== alpha ==
// mult32x32
module mult32x32 (
    input logic clk,             
    input logic reset,           
    input logic start,           
    input logic [31:0] a,        
    input logic [31:0] b,        
    output logic busy,           
    output logic [63:0] product  
);
logic [1:0] a_sel;
logic b_sel;
logic [2:0] shift_sel;
logic upd_prod;
logic clr_prod;
mult32x32_fsm fsm(
	.clk(clk),
	.reset(reset),
	.start(start),
	.busy(busy),
	.a_sel(a_sel),
	.b_sel(b_sel),
	.shift_sel(shift_sel),
	.upd_prod(upd_prod),
	.clr_prod(clr_prod)
);
mult32x32_arith arith(
	.clk(clk),
	.reset(reset),
	.a(a),
	.b(b),
	.a_sel(a_sel),
	.b_sel(b_sel),
	.shift_sel(shift_sel),
	.upd_prod(upd_prod),
	.clr_prod(clr_prod),
	.product(product)
);
endmodule
Size: ~1,500 cells after synthesis, ~73 flip-flops, about 130 I/O pins, about 12,000 sq um of cells after synthesis.
Settings: LEC_CHECK=0, CAP_MARGIN=20, CORE_MARGIN=2, CORE_UTILIZATION=71, CTS_CLUSTER_DIAMETER=190, CTS_CLUSTER_SIZE=41, HOLD_SLACK_MARGIN=-0.09, SLEW_MARGIN=20; clock period 5.98 ns.
run.sh (not shown) runs the stock make flow with config.mk's settings and CLKGATE_MAP_FILE=.
As the logs show, alpha stopped at 3_5_place_dp after a tool error, so it never reached the end of the flow.
Input-level comparison between beta and alpha:
Settings: CTS_CLUSTER_SIZE: 41 -> unset; CTS_CLUSTER_DIAMETER: 190 -> unset; CORE_UTILIZATION: 71 -> 36; HOLD_SLACK_MARGIN: -0.09 -> unset; the clock period (ns, I/O delays scaled along): 5.98 -> 11.0.
Findings:
Diff alpha -> beta: floorplan-stage core utilization fell by 36 points; die boundary width rose by 52 um; area share of and/or/nand/nor cells after synthesis stayed essentially flat; yosys synthesis chip area stayed essentially flat.
Fraction of synthesis flops using an asynchronous set or reset pin came out exactly the same in alpha and beta.
beta reached the final stage; the timing, design-rule and antenna checks on its layout passed.
Compared to alpha, beta has vertical die dimension about 40% higher.
beta reports a higher number of core rows than alpha does.
Standard cell core area, beta vs alpha: up by more than half
Reported for alpha and beta, synthesized cell count turned out identical to the last digit.
Measured against beta, the routability-driven placement congestion ratio of alpha comes out at 1.12 times the reference value.
Compared to alpha, beta was floorplanned on a bigger die.

---

== run A ==
mult32x32 again, from the RTL that the note above started with.
export LEC_CHECK = 0
export ABC_AREA = 1
export CAP_MARGIN = 20
export CORE_MARGIN = 2
export CORE_UTILIZATION = 69
export CTS_CLUSTER_DIAMETER = 393
export PLACE_DENSITY = 0.41
export SLEW_MARGIN = 20
create_clock -name core_clock -period 4.48 [get_ports {clk}]
For run A, the flow was terminated by a tool error in 4_1_cts and produced no final design.
Inputs modified between run A and run B:
- removing PLACE_DENSITY (formerly 0.41)
- removing CTS_CLUSTER_DIAMETER (formerly 393)
- removing ABC_AREA (formerly 1)
- changing CORE_UTILIZATION from 69 to 40
- changing the clock period (ns, I/O delays scaled along) from 4.48 to 16.5
Findings:
Run B went all the way through the flow, and no timing, DRC or antenna check failed. Share of synthesized cell area in full adder, half adder and majority cells (run B over run A): increase, 2.7 points. Run B vs. run A: number of core rows rose about 27%, vertical die size now larger, number of synthesized flops with an enable pin ~0 delta, register share after synthesis picked up an extra 1.6 points, gate count after technology mapping now sits lower. NOTE: core utilization before placement in run B falls short of that of run A. Die area ends up higher on run B. Placer's final routability congestion estimate of run B falls short of that of run A by more than a quarter. Worst-case setup slack after placement delta for run B relative to run A: 7.85 ns higher.
[inputs] run C vs run B
- an added TNS_END_PERCENT of 5
- a change of CORE_UTILIZATION from 40 to 58
- a change of the clock period (ns, I/O delays scaled along) from 16.5 to 8.01
Findings:
Across run B and run C, a clean result was obtained everywhere but in run C. Sort run B and run C by non-clock buffer count asc -> top: run B. Worst relative slew slack, run B and run C: lower on run B. Via-per-instance ratio delta for run C relative to run B: about 15% higher. Run C vs run B, origin of the worst setup path: a[10] vs a[30].
The following lists how run D was set up differently from run C:
- TNS_END_PERCENT: 5 -> unset
- CORE_UTILIZATION: 58 -> 54
- the clock period (ns, I/O delays scaled along): 8.01 -> 6.16
[summary]
Ran to the end and failed final checks on negative setup slack: run D. Relative to run C, the final worst-path cycle share of run D is higher by 24 points. Across both runs, cell count was higher for run D than for run C. Comparing global routing usage on met1 for run D and run C, the bigger number came from run C. Initial antenna violation count came out lower on run D than on run C. Headroom to the max-slew limit: run D worse than run C. All-layer global routing usage for run D is lower than for run C. Met2 track utilization from global routing: run D < run C. Changes observed in run D relative to run C: growth of design area from synthesis to finish now sits higher; number of setup violations in the final report now sits higher.

---

mult32x32 again, from the RTL that the note above started with.
==> flow/config.mk <==
export PLATFORM = sky130hd
export DESIGN_NAME = mult32x32
export DESIGN_NICKNAME = mult32x32
export VERILOG_FILES = /design/flow/design.v
export SDC_FILE = /design/flow/constraint.sdc
export NUM_CORES = 4
export LEC_CHECK = 0
export CAP_MARGIN = 20
export CORE_MARGIN = 2
export CORE_UTILIZATION = 72
export CTS_CLUSTER_DIAMETER = 190
export CTS_CLUSTER_SIZE = 41
export HOLD_SLACK_MARGIN = -0.09
export PLACE_DENSITY_LB_ADDON = 0.28
export SLEW_MARGIN = 20
==> flow/constraint.sdc <==
create_clock -name core_clock -period 5.98 [get_ports {clk}]
set_input_delay 1.1960 -clock core_clock [delete_from_list [all_inputs] [get_ports {clk}]]
set_output_delay 1.1960 -clock core_clock [all_outputs]
set_load 0.01 [all_outputs]
The starting point did not get past 3_5_place_dp (DPL-0038).
Rerun with:
- CORE_UTILIZATION: 72 -> 62
- CTS_CLUSTER_DIAMETER: 190 -> default
- CTS_CLUSTER_SIZE: 41 -> default
- HOLD_SLACK_MARGIN: -0.09 -> default
- PLACE_DENSITY_LB_ADDON: 0.28 -> default
- clock period: 5.98 -> 5.3 ns (I/O delays scaled with it)
Outcome:
- The changed run did not get past 4_1_cts
- synthesized area is unchanged
- die area rose by about a fifth
- synthesized cell count does not change
Rerun with:
- CORE_UTILIZATION: 62 -> 65
- CTS_CLUSTER_DIAMETER: default -> 98
- clock period: 5.3 -> 8.63 ns (I/O delays scaled with it)
Result: The new run aborted during 4_1_cts with DPL-0038. Area after synthesis does not change. Synthesized cell count stays the same. Die area is lower by 4.5%.
Rerun with:
- CORE_UTILIZATION: 65 -> 15
- CTS_CLUSTER_DIAMETER: 98 -> default
- clock period: 8.63 -> 14.9 ns (I/O delays scaled with it)
- The new run finished with timing, DRC and antenna clean
- die area climbs to 4.2 times its value
- synthesized cell count is unchanged
- area after synthesis is unchanged

---

== job 7640 ==
mult32x32 again, from the RTL that the note above started with.
export LEC_CHECK = 0
export ABC_AREA = 1
export CAP_MARGIN = 20
export CORE_MARGIN = 2
export CORE_UTILIZATION = 72
export CTS_CLUSTER_DIAMETER = 400
export CTS_CLUSTER_SIZE = 92
export SETUP_SLACK_MARGIN = 0.42
export SLEW_MARGIN = 20
create_clock -name core_clock -period 4.7 [get_ports {clk}]
Tool error DPL-0038 stopped job 7640 during detailed placement; no final results.
For job 775, these inputs were changed with respect to job 7640:
Settings: removing CTS_CLUSTER_DIAMETER (formerly 400); removing SETUP_SLACK_MARGIN (formerly 0.42); removing CTS_CLUSTER_SIZE (formerly 92).
### Flow results
Of the runs job 7640 and job 775, none of them finished clean. Job 775 did not run to completion, as it errored out during detailed placement. As far as post-synth tally of flip-flops with integrated enable goes, job 775 and job 7640 are indistinguishable; the numbers are identical. In the reports for job 7640 and job 775, the larger global placer's final weighted congestion belongs to job 7640. Changes observed in job 775 relative to job 7640: chip area from the yosys synthesis statistics held; number of placed I/O pins flat; number of nets at floorplan essentially unchanged; chip area was more or less identical.
### job 775 -> job 3564
Settings: CORE_UTILIZATION changed from 72 to 58; ABC_AREA removed (was 1); TNS_END_PERCENT newly set to 5; the clock period (ns, I/O delays scaled along) changed from 4.7 to 8.7.
- Job 3564 never completed; the flow aborted with a tool error in global routing.
- The part of the Yosys area used for sequential elements of job 3564 exceeds that of job 775 by 1.6 points.
- Diff job 775..job 3564 | async set-reset flop share out of synthesis | unchanged
- [compare] base=job 775 new=job 3564: aoi/oai-family share of the synthesized area rose 8.5 points, count of cell types in the netlist rose 38%, final weighted congestion of routability-driven global placement fell 15%, die height rose 5.3%, width of the die rose 5.3%.
- The synthesized instance count in job 3564 sits 26% below the value recorded for job 775.
- Job 3564 vs. job 775: cell area after technology mapping went down by 10%.
- The total die size of job 3564 exceeds that of job 775 by 11%.
- [job 3564] core footprint rose about 12% relative to job 775
> inputs changed (job 3564 -> job 7196)
Settings: swapping 58 for 40 in CORE_UTILIZATION; clearing TNS_END_PERCENT, which used to be 5; swapping 8.7 for 12.0 in the clock period (ns, I/O delays scaled along).
Results
- Per the final summary, job 7196 finished and its layout is clean on timing, DRC and antenna.
- From job 3564 to job 7196 the numbers moved as follows: width of the die saw an increase; post-placement cell count saw a decrease; number of setup buffers added after CTS saw a decrease; sequential area share after synthesis saw little to no change; die area saw an increase.
- Worst setup slack before clock tree synthesis ended up 2.21 ns higher on job 7196 than on job 3564.
- For cell area after placement, dividing the value from job 7196 by the value from job 3564 gives 0.837.

---

Setup of v53:
The RTL this note starts from:
==> flow/design.v <==
module mult32x32_fsm (
    input logic clk,               
    input logic reset,             
    input logic start,             
    output logic busy,             
    output logic [1:0] a_sel,      
    output logic b_sel,            
    output logic [2:0] shift_sel,  
    output logic upd_prod,         
    output logic clr_prod          
);
	typedef enum { idle, handle1, handle2, handle3, handle4, handle5, handle6, handle7, handle8} sm_type;
	sm_type current_state;
	sm_type next_state;
	always_ff @(posedge clk, posedge reset) begin
		if (reset== 1'b1) begin
			current_state <=idle;
		end
		else begin
			current_state <= next_state;
		end
	end
	always_comb begin
		next_state= current_state;
		busy=1'b1;
		upd_prod= 1'b1;
		clr_prod= 1'b0;
		a_sel= 2'b0;
		b_sel= 1'b0;
		shift_sel= 3'b0;
		case(current_state)
			idle: begin
				if(start== 1'b0) begin
					next_state=idle;
					busy=1'b0;
					upd_prod=1'b0;
				end
				else begin
					next_state=handle1;
					busy=1'b0;
					upd_prod=1'b0;
					clr_prod=1'b1;
				end
			end
			handle1: begin
				next_state= handle2;
				a_sel=2'b0;
				b_sel=1'b0;
				shift_sel=3'b0;
			end
			handle2: begin
				next_state= handle3;
				a_sel=2'b01;
				b_sel=1'b0;
				shift_sel=3'b001;
			end
			handle3: begin
				next_state= handle4;
				a_sel=2'b10;
				b_sel=1'b0;
				shift_sel=3'b010;
			end
			handle4: begin
				next_state= handle5;
				a_sel=2'b11;
				b_sel=1'b0;
				shift_sel=3'b011;
			end
			handle5: begin
				next_state= handle6;
				a_sel=2'b0;
				b_sel=1'b1;
				shift_sel=3'b010;
			end
			handle6: begin
				next_state= handle7;
				a_sel=2'b01;
				b_sel=1'b1;
				shift_sel=3'b011;
			end
			handle7: begin
				next_state= handle8;
				a_sel=2'b10;
				b_sel=1'b1;
				shift_sel=3'b100;
			end
			handle8: begin
				next_state= idle;
				a_sel=2'b11;
				b_sel=1'b1;
				shift_sel=3'b101;
			end
		endcase
	end
endmodule
module mult32x32_arith (
    input logic clk,              
    input logic reset,            
    input logic [31:0] a,         
    input logic [31:0] b,         
    input logic [1:0] a_sel,      
    input logic b_sel,            
    input logic [2:0] shift_sel,  
    input logic upd_prod,         
    input logic clr_prod,         
    output logic [63:0] product   
);
logic [15:0] out16;
logic [7:0] out8;
always_comb begin
	case(a_sel)
		2'b00: out8 = a[7:0];
		2'b01: out8 = a[15:8];
		2'b10: out8 = a[23:16];
		2'b11: out8 = a[31:24];
	endcase
end
always_comb begin
	case(b_sel)
		1'b0: out16 = b[15:0];
		1'b1: out16 = b[31:16];
	endcase
end
logic [23:0] mult;
always_comb begin
	mult = out16 * out8;
end
logic [63:0] shifted;
always_comb begin
	shifted = 64'b0;
	case(shift_sel)
		3'b000: shifted = mult;
		3'b001: shifted = mult << 8; 
		3'b010: shifted = mult << 16;
		3'b011: shifted = mult << 24;
		3'b100: shifted = mult << 32;
		3'b101: shifted = mult << 40;
	endcase
end
always_ff @(posedge clk, posedge reset) begin
	if(reset == 1'b1) begin 
		product <= 64'b0;
	end
	else begin
		if(clr_prod == 1'b1) begin
			product <= 64'b0;
		end
		else if (upd_prod == 1'b1) begin
			product <= product + shifted;
		end
	end
end
endmodule
module mult32x32 (
    input logic clk,             
    input logic reset,           
    input logic start,           
    input logic [31:0] a,        
    input logic [31:0] b,        
    output logic busy,           
    output logic [63:0] product  
);
logic [1:0] a_sel;
logic b_sel;
logic [2:0] shift_sel;
logic upd_prod;
logic clr_prod;
mult32x32_fsm fsm(
	.clk(clk),
	.reset(reset),
	.start(start),
	.busy(busy),
	.a_sel(a_sel),
	.b_sel(b_sel),
	.shift_sel(shift_sel),
	.upd_prod(upd_prod),
	.clr_prod(clr_prod)
);
mult32x32_arith arith(
	.clk(clk),
	.reset(reset),
	.a(a),
	.b(b),
	.a_sel(a_sel),
	.b_sel(b_sel),
	.shift_sel(shift_sel),
	.upd_prod(upd_prod),
	.clr_prod(clr_prod),
	.product(product)
);
endmodule
Settings: LEC_CHECK=0, ABC_AREA=1, CAP_MARGIN=25, CORE_ASPECT_RATIO=1.08, CORE_MARGIN=2, CORE_UTILIZATION=55, CTS_CLUSTER_DIAMETER=206, CTS_CLUSTER_SIZE=99, GPL_TIMING_DRIVEN=0, PLACE_DENSITY=0.74, SETUP_SLACK_MARGIN=0.98, SLEW_MARGIN=5, TNS_END_PERCENT=5; clock period 6.76 ns.
v53: complete, dirty (setup timing)
#### Input delta (v29 over v53)
Settings: changing CORE_MARGIN from 2 to 9; changing SLEW_MARGIN from 5 to 20; changing CORE_ASPECT_RATIO from 1.08 to 0.5; changing CORE_UTILIZATION from 55 to 44; changing SETUP_SLACK_MARGIN from 0.98 to -0.67.
==> results <==
- The number of global-route vias before repair in v29 was lower than what v53 gave.
- The layout from v29, despite a flow that completed every stage, fails the layout checks, with the failing checks listed as setup timing.
- Routed length per placed instance for v29: about 20% down relative to v53
- Compared with v53, v29 shows routed length on met3 lower by 48%.
- v29 vs v53 on clock period minus worst slack: v29 is the lower one.
The following lists how v54 was set up differently from v29:
Settings: swapping 44 for 72 in CORE_UTILIZATION; swapping 9 for 2 in CORE_MARGIN; clearing PLACE_DENSITY, which used to be 0.74; swapping 1 for 0 in ABC_AREA; swapping -0.67 for 1.37 in SETUP_SLACK_MARGIN; swapping 99 for 46 in CTS_CLUSTER_SIZE; swapping 0 for 1 in GPL_TIMING_DRIVEN; swapping 25 for 15 in CAP_MARGIN; swapping 206 for 290 in CTS_CLUSTER_DIAMETER; swapping 5 for 70 in TNS_END_PERCENT; swapping 0.5 for 0.87 in CORE_ASPECT_RATIO.
### Flow results
Flow for v54 halted at detailed placement, error code DPL-0038.
Compared with v29, v54 shows combined area of all synthesized cells that has gone down by more than 10%.
Across both runs, effective utilization at floorplan was higher for v54 than for v29.
v29 → v54: adder-cell share of the synthesized area increased 2.7 points; routability congestion estimate from global placement rose by 4.2%; number of cell instances after yosys synthesis down 529.
Setup changes, v54 to v7
Settings: CORE_UTILIZATION now 48, was 72; CORE_ASPECT_RATIO now 1.08, was 0.87; TNS_END_PERCENT now 5, was 70; SETUP_SLACK_MARGIN no longer set, was 1.37; CTS_CLUSTER_SIZE now 27, was 46; CAP_MARGIN now 25, was 15; PLACE_DENSITY now 0.74, previously not set; CTS_CLUSTER_DIAMETER no longer set, was 290.
### Flow results
Each of v7 and v54 falls short of a clean finish. Status: v54 FAILED at detailed placement (tool error). No crash in v7: every stage finished, but the layout fails its final checks due to setup timing. Number of standard-cell rows in the floorplan: v7 vs v54 up 16. In the flow results for v7 and v54, the die extent in x is smaller on v54. Area share of fa/ha/maj cells after synthesis: v7 vs v54 identical. Re total standard cell area after synthesis: no difference whatsoever between v7 and v54. v7 vs v54, area of the placeable core went up by 51%. Of v7 and v54, the higher starting utilization of the core area belongs to v54. In the reports for v7 and v54, the smaller global placer's final weighted congestion belongs to v7. Changes observed in v7 relative to v54: post-synthesis sequential area ratio comparable, floorplan die height now larger, area of the die now larger, post-synth area from yosys stat comparable.
